== v25 ==
==> flow/design.v <==
module alu #(
    parameter INST_W = 4,
    parameter INT_W  = 6,
    parameter FRAC_W = 10,
    parameter DATA_W = INT_W + FRAC_W
)(
    input                      i_clk,
    input                      i_rst_n,
    input                      i_in_valid,
    output                     o_busy,
    input         [INST_W-1:0] i_inst,
    input  signed [DATA_W-1:0] i_data_a,
    input  signed [DATA_W-1:0] i_data_b,
    output                     o_out_valid,
    output        [DATA_W-1:0] o_data
);
localparam IDLE = 3'b000;
localparam INPUT = 3'b001;
localparam COMPUTE = 3'b010;
localparam TEMP = 3'b011; 
localparam OUTPUT = 3'b100;
reg o_busy_in ;
reg out_valid_in;
reg signed [DATA_W-1:0] i_A, i_B, nxt_i_A, nxt_i_B;
reg [INST_W-1:0] inst, nxt_inst;
reg signed [DATA_W-1:0] out1, nxt_out1;
reg [2:0] state, nxt_state;
reg       busy, nxt_busy;
reg       valid, nxt_valid;
reg signed [DATA_W:0] add, sub;
reg signed [2*DATA_W-1 :0] mul, nxt_mul;
reg signed [22:0] mul_part, sat_mul;
reg signed [22:0] round_mul;
reg signed  [2*DATA_W - 1:0] left, part_left;
reg [DATA_W - 1:0] revermatch; 
reg signed [DATA_W+3:0] data_acc [0:DATA_W-1], nxt_data_acc [0:DATA_W-1];
reg signed [20:0] temp_data_acc;
wire [3:0] index ;
reg flag ;
reg signed [15:0] mul_temp;
reg signed [45:0] soft_mul;
reg signed [15:0] soft_test;
reg signed [15:0] soft_neg; 
reg [15:0] val16;
reg [7:0] val8;
reg [3:0] val4;
reg [4:0] result;
assign o_data = out1;
assign index  = i_A[3:0];  
assign o_busy = o_busy_in;
assign o_out_valid = out_valid_in;
always @(*) begin
    if (state == COMPUTE) begin
        flag = 1'b1;
    end
    else flag = 1'b0;
end
always @(*) begin
    case (state)
        IDLE:begin
            nxt_state = INPUT;
        end 
        INPUT:begin
            if (i_in_valid) begin
                nxt_state = COMPUTE;
            end
            else nxt_state = state;
        end
        COMPUTE:begin
            nxt_state = TEMP;
        end
        TEMP:begin
            nxt_state = OUTPUT;
        end
        OUTPUT:begin
            nxt_state = IDLE;
        end
        default: nxt_state = state;
    endcase
end
always @(*) begin
    case (state)
        INPUT:begin
        if (i_in_valid) begin
            nxt_i_A = i_data_a;
            nxt_i_B = i_data_b;
            nxt_inst = i_inst;
        end
        else begin
            nxt_i_A = i_A;
            nxt_i_B = i_B;
            nxt_inst = inst;
        end
        end 
        default: begin
            nxt_i_A = i_A;
            nxt_i_B = i_B;
            nxt_inst = inst;
        end
    endcase
end
always @(*) begin
    if (state == OUTPUT) begin
        out_valid_in = 1'b1;  
    end
    else out_valid_in = 1'b0;  
end
always @(*) begin
    if (state == INPUT) begin
        o_busy_in = 1'b0;
    end
    else o_busy_in = 1'b1;
end
integer i;
always @(*) begin
    for(i=0;i<DATA_W;i=i+1)begin
    nxt_data_acc[i] = data_acc[i];
    end
    add = 0; sub = 0; mul = 0; mul_part = 0; round_mul = 0; sat_mul = 0;
    temp_data_acc = 0; soft_mul = 0; soft_test = 0; soft_neg = 0;
    left = 0; part_left = 0; result = 0; val16 = 0; val8 = 0; val4 = 0;
    case (inst)
        0: begin
            add = i_A + i_B;
            nxt_out1 = (!add[DATA_W] && add[DATA_W - 1]) ? 16'b0111_1111_1111_1111 :
                      (add[DATA_W] && !add[DATA_W - 1]) ? 16'b1000_0000_0000_0000 : add[DATA_W-1:0];
        end
        1:begin
            sub = i_A - i_B;
            nxt_out1 = (!sub[DATA_W] && sub[DATA_W - 1]) ?  16'b0111_1111_1111_1111 : 
                      (sub[DATA_W] && !sub[DATA_W - 1]) ?  16'b1000_0000_0000_0000 : sub[DATA_W-1:0];
        end
        2:begin
            mul = i_A*i_B;  
            mul_part = mul[2*DATA_W-1:9]; 
            if(mul_part[0] == 1'b1)begin
                round_mul = mul_part + 1'b1;
            end
            else begin
                round_mul = mul_part ;
            end
            sat_mul = (!round_mul[22] && (round_mul[21:11]> 11'b000_0001_1111)) ? 23'b011_1111_1111_1111_1111_1111 :  
                      (round_mul[22]  && (round_mul[21:11]< 11'b111_1110_0000)) ? 23'b100_0000_0000_0000_0000_0000 : round_mul;
            if ((sat_mul == 23'b011_1111_1111_1111_1111_1111) || (sat_mul == 23'b100_0000_0000_0000_0000_0000)) begin
                nxt_out1 = sat_mul[22:7];
            end
            else nxt_out1 = sat_mul[16:1];
        end
        3:begin
            if (flag == 1'b1) begin
            temp_data_acc = data_acc[index] + i_B;
            nxt_data_acc[index] = temp_data_acc[19:0]; 
            end
            else nxt_data_acc[index] = data_acc[index];
            nxt_out1 = (!data_acc[index][DATA_W+3] && (data_acc[index][19:10]>10'b00_0001_1111))? 16'b0111_1111_1111_1111 :
                       (data_acc[index][DATA_W+3]  && (data_acc[index][19:10]<10'b11_1110_0000)) ? 16'b1000_0000_0000_0000 : data_acc[index][DATA_W-1:0];
        end
        4:begin  
            if(!i_A[DATA_W-1] &&  i_A[14:10]>=5'b00010) soft_mul = {6'b0,i_A,24'b0};  
            else if (!i_A[DATA_W-1] && i_A[15:10]>=5'b0) begin   
                    soft_mul = ((i_A<<<1'b1) + 16'b0000_1000_0000_0000)*(30'b000000_01010101010101_0101_010101);
            end
            else if (i_A[15:10] == 6'b111111) begin    
                soft_test = i_A + 16'b0000_1000_0000_0000;
                soft_mul = (soft_test)*(30'b000000_01010101010101_0101_010101);
            end
            else if (i_A[15:10] == 6'b111110) begin
                soft_neg = (i_A<<<1'b1) + 16'b0001_0100_0000_0000;
                soft_mul = soft_neg*(30'b000000_000111000111000111_000111);
            end
            else if (i_A[15:10] == 6'b111101) begin
                soft_neg = (i_A + 16'b0000_1100_0000_0000);
                soft_mul = soft_neg*(30'b000000_000111000111000111_000111);
            end
            else soft_mul = 46'b0;
            nxt_out1 = ((soft_mul != 46'b01_1111_1111_1111_1111_1111_1111_1111_1111_1111_1111_1111) || (soft_mul != 46'b10_0000_0000_0000_0000_0000_0000_0000_0000_0000_0000_0000)) && (soft_mul[23] == 1'b1)?
                      soft_mul[DATA_W+23:24] + 1'b1:
                      ((soft_mul != 46'b01_1111_1111_1111_1111_1111_1111_1111_1111_1111_1111_1111) || (soft_mul != 46'b10_0000_0000_0000_0000_0000_0000_0000_0000_0000_0000_0000)) && (soft_mul[23] == 1'b0)?
                      soft_mul[DATA_W+23:24]:soft_mul[39:24];
        end
        5:begin   
            nxt_out1 = i_A ^ i_B;
        end
        6:begin   
            nxt_out1 = i_A >>> i_B;
        end
        7:begin   
            left = {i_A,i_A};
            part_left = left << i_B;
            nxt_out1 = part_left[2*DATA_W-1:DATA_W];
        end
        8:begin   
            result[4] = (i_A[15:0] == 16'b0) ? 1 : 0;
            val16     = (result[4]) ? 16'b1111_1111_1111_1111 : i_A;
            result[3] = (val16[15:8] == 8'b0) ? 1 : 0;
            val8      = (result[3]) ? val16[7:0] : val16[15:8];
            result[2] = (val8[7:4] == 4'b0) ? 1 : 0;
            val4      = (result[2]) ? val8[3:0] : val8[7:4];
            result[1] = (val4[3:2] == 2'b0) ? 1 : 0;
            result[0] = (result[1]) ? ~val4[1] : ~val4[3];
            nxt_out1 = {11'b0,result};
        end
        9:begin   
            nxt_out1[0] = (i_A[3:0] == i_B[15:12])  ? 1'b1 : 1'b0;
            nxt_out1[1] = (i_A[4:1] == i_B[14:11])  ? 1'b1 : 1'b0;
            nxt_out1[2] = (i_A[5:2] == i_B[13:10])  ? 1'b1 : 1'b0;
            nxt_out1[3] = (i_A[6:3] == i_B[12:9])   ? 1'b1 : 1'b0;
            nxt_out1[4] = (i_A[7:4] == i_B[11:8])   ? 1'b1 : 1'b0;
            nxt_out1[5] = (i_A[8:5] == i_B[10:7])   ? 1'b1 : 1'b0;
            nxt_out1[6] = (i_A[9:6] == i_B[9:6])    ? 1'b1 : 1'b0;
            nxt_out1[7] = (i_A[10:7] == i_B[8:5])   ? 1'b1 : 1'b0;
            nxt_out1[8] = (i_A[11:8] == i_B[7:4])   ? 1'b1 : 1'b0;
            nxt_out1[9] = (i_A[12:9] == i_B[6:3])   ? 1'b1 : 1'b0;
            nxt_out1[10] = (i_A[13:10] == i_B[5:2]) ? 1'b1 : 1'b0;
            nxt_out1[11] = (i_A[14:11] == i_B[4:1]) ? 1'b1 : 1'b0;
            nxt_out1[12] = (i_A[15:12] == i_B[3:0]) ? 1'b1 : 1'b0;
            nxt_out1[15:13] = 3'b000;
            end
        default: begin 
            nxt_out1 = out1;
        end
    endcase
end
    always @(posedge i_clk or negedge i_rst_n) begin
        if (!i_rst_n) begin
            out1 <= 0;
            i_A <= 0;
            i_B <= 0;
            state <= 0;
            inst <= 0;
            for ( i=0 ;i<DATA_W ;i=i+1) begin
                data_acc[i] <= 0;
            end
        end
        else begin
            out1 <= nxt_out1;
            i_A <= nxt_i_A;
            i_B <= nxt_i_B;
            state <= nxt_state;
            inst <= nxt_inst;
            for ( i=0 ;i<DATA_W ;i=i+1) begin
                data_acc[i] <= nxt_data_acc[i];
            end
        end
    end
endmodule
make LEC_CHECK=0 ABC_AREA=1 CAP_MARGIN=5 CORE_MARGIN=2 CORE_UTILIZATION=71 CTS_CLUSTER_DIAMETER=236 SETUP_SLACK_MARGIN=-0.43 SLEW_MARGIN=20 finish   # period 7.72 ns
run.sh (not shown) runs the stock make flow with config.mk's settings and CLKGATE_MAP_FILE=.
v25: all stages done; final checks FAILED (negative setup slack).
> inputs changed (v25 -> v26)
diff --git a/flow/config.mk b/flow/config.mk
--- a/flow/config.mk
+++ b/flow/config.mk
@@ -8,2 +8 @@
-export ABC_AREA = 1
-export CAP_MARGIN = 5
+export CAP_MARGIN = 10
@@ -11,3 +10,2 @@
-export CORE_UTILIZATION = 71
-export CTS_CLUSTER_DIAMETER = 236
-export SETUP_SLACK_MARGIN = -0.43
+export CORE_UTILIZATION = 72
+export CTS_CLUSTER_SIZE = 97
@@ -14,0 +13 @@
+export TNS_END_PERCENT = 5
==> flow/constraint.sdc <==
create_clock -name core_clock -period 5.36 [get_ports {i_clk}]
set_input_delay 1.0720 -clock core_clock [delete_from_list [all_inputs] [get_ports {i_clk}]]
set_output_delay 1.0720 -clock core_clock [all_outputs]
set_load 0.01 [all_outputs]
## What came out
v26 did not finish: a tool error stopped it during global routing (5_1_grt). What v26 reported for number of distinct standard cells referenced by the synthesized netlist has to be multiplied by 0.66 to get the figure for v25. v26 vs. v25: synthesized area moved down; post-synthesis compound-gate area fraction saw an increase; die height saw a decrease. Of v25 and v26, the run reporting the lower pre-CTS worst setup slack was v26. Comparing v25 against v26, there is no change at all in total clock sinks. v26 vs. v25: post-synthesis instance total lost about 30%; total core area lost 10000 µm².
Changes in v9 relative to v26:
diff --git a/flow/config.mk b/flow/config.mk
--- a/flow/config.mk
+++ b/flow/config.mk
@@ -8 +8,4 @@
-export CAP_MARGIN = 10
+export ABC_AREA = 1
+export CAP_MARGIN = 20
+export CELL_PAD_IN_SITES_GLOBAL_PLACEMENT = 3
+export CORE_ASPECT_RATIO = 0.56
@@ -10,2 +13 @@
-export CORE_UTILIZATION = 72
-export CTS_CLUSTER_SIZE = 97
+export CORE_UTILIZATION = 40
@@ -13 +14,0 @@
-export TNS_END_PERCENT = 5
==> flow/constraint.sdc <==
create_clock -name core_clock -period 10.0 [get_ports {i_clk}]
set_input_delay 2.0000 -clock core_clock [delete_from_list [all_inputs] [get_ports {i_clk}]]
set_output_delay 2.0000 -clock core_clock [all_outputs]
set_load 0.01 [all_outputs]
==> comparison <==
In summary, v9 completed successfully, with a layout that passed the timing, DRC and antenna checks. Delta (v9 minus v26): buffer count from post-CTS setup fixing fell 70, area share of and/or/nand/nor cells after synthesis saw an increase, area of the synthesized netlist per yosys stat rose about 13%. Measured against each other, v9 and v26 differ in cell count after synthesis, the higher figure coming from v9. The post-synthesis share of cell area spent on and-or and or-and gates reported for v9 is smaller than that of v26 by 6.7 points. The lower number of instances resized during post-cts repair of v9 and v26 is in v9. Compared with v26, v9 shows a synthesized area that is 6400 µm² higher. The die size of v9 exceeds that of v26 by 70,000 µm². Diff v9 and v26: area share of xor/xnor cells in the synthesized design lower in v9. Floorplan net count was higher in v9 than in v26.
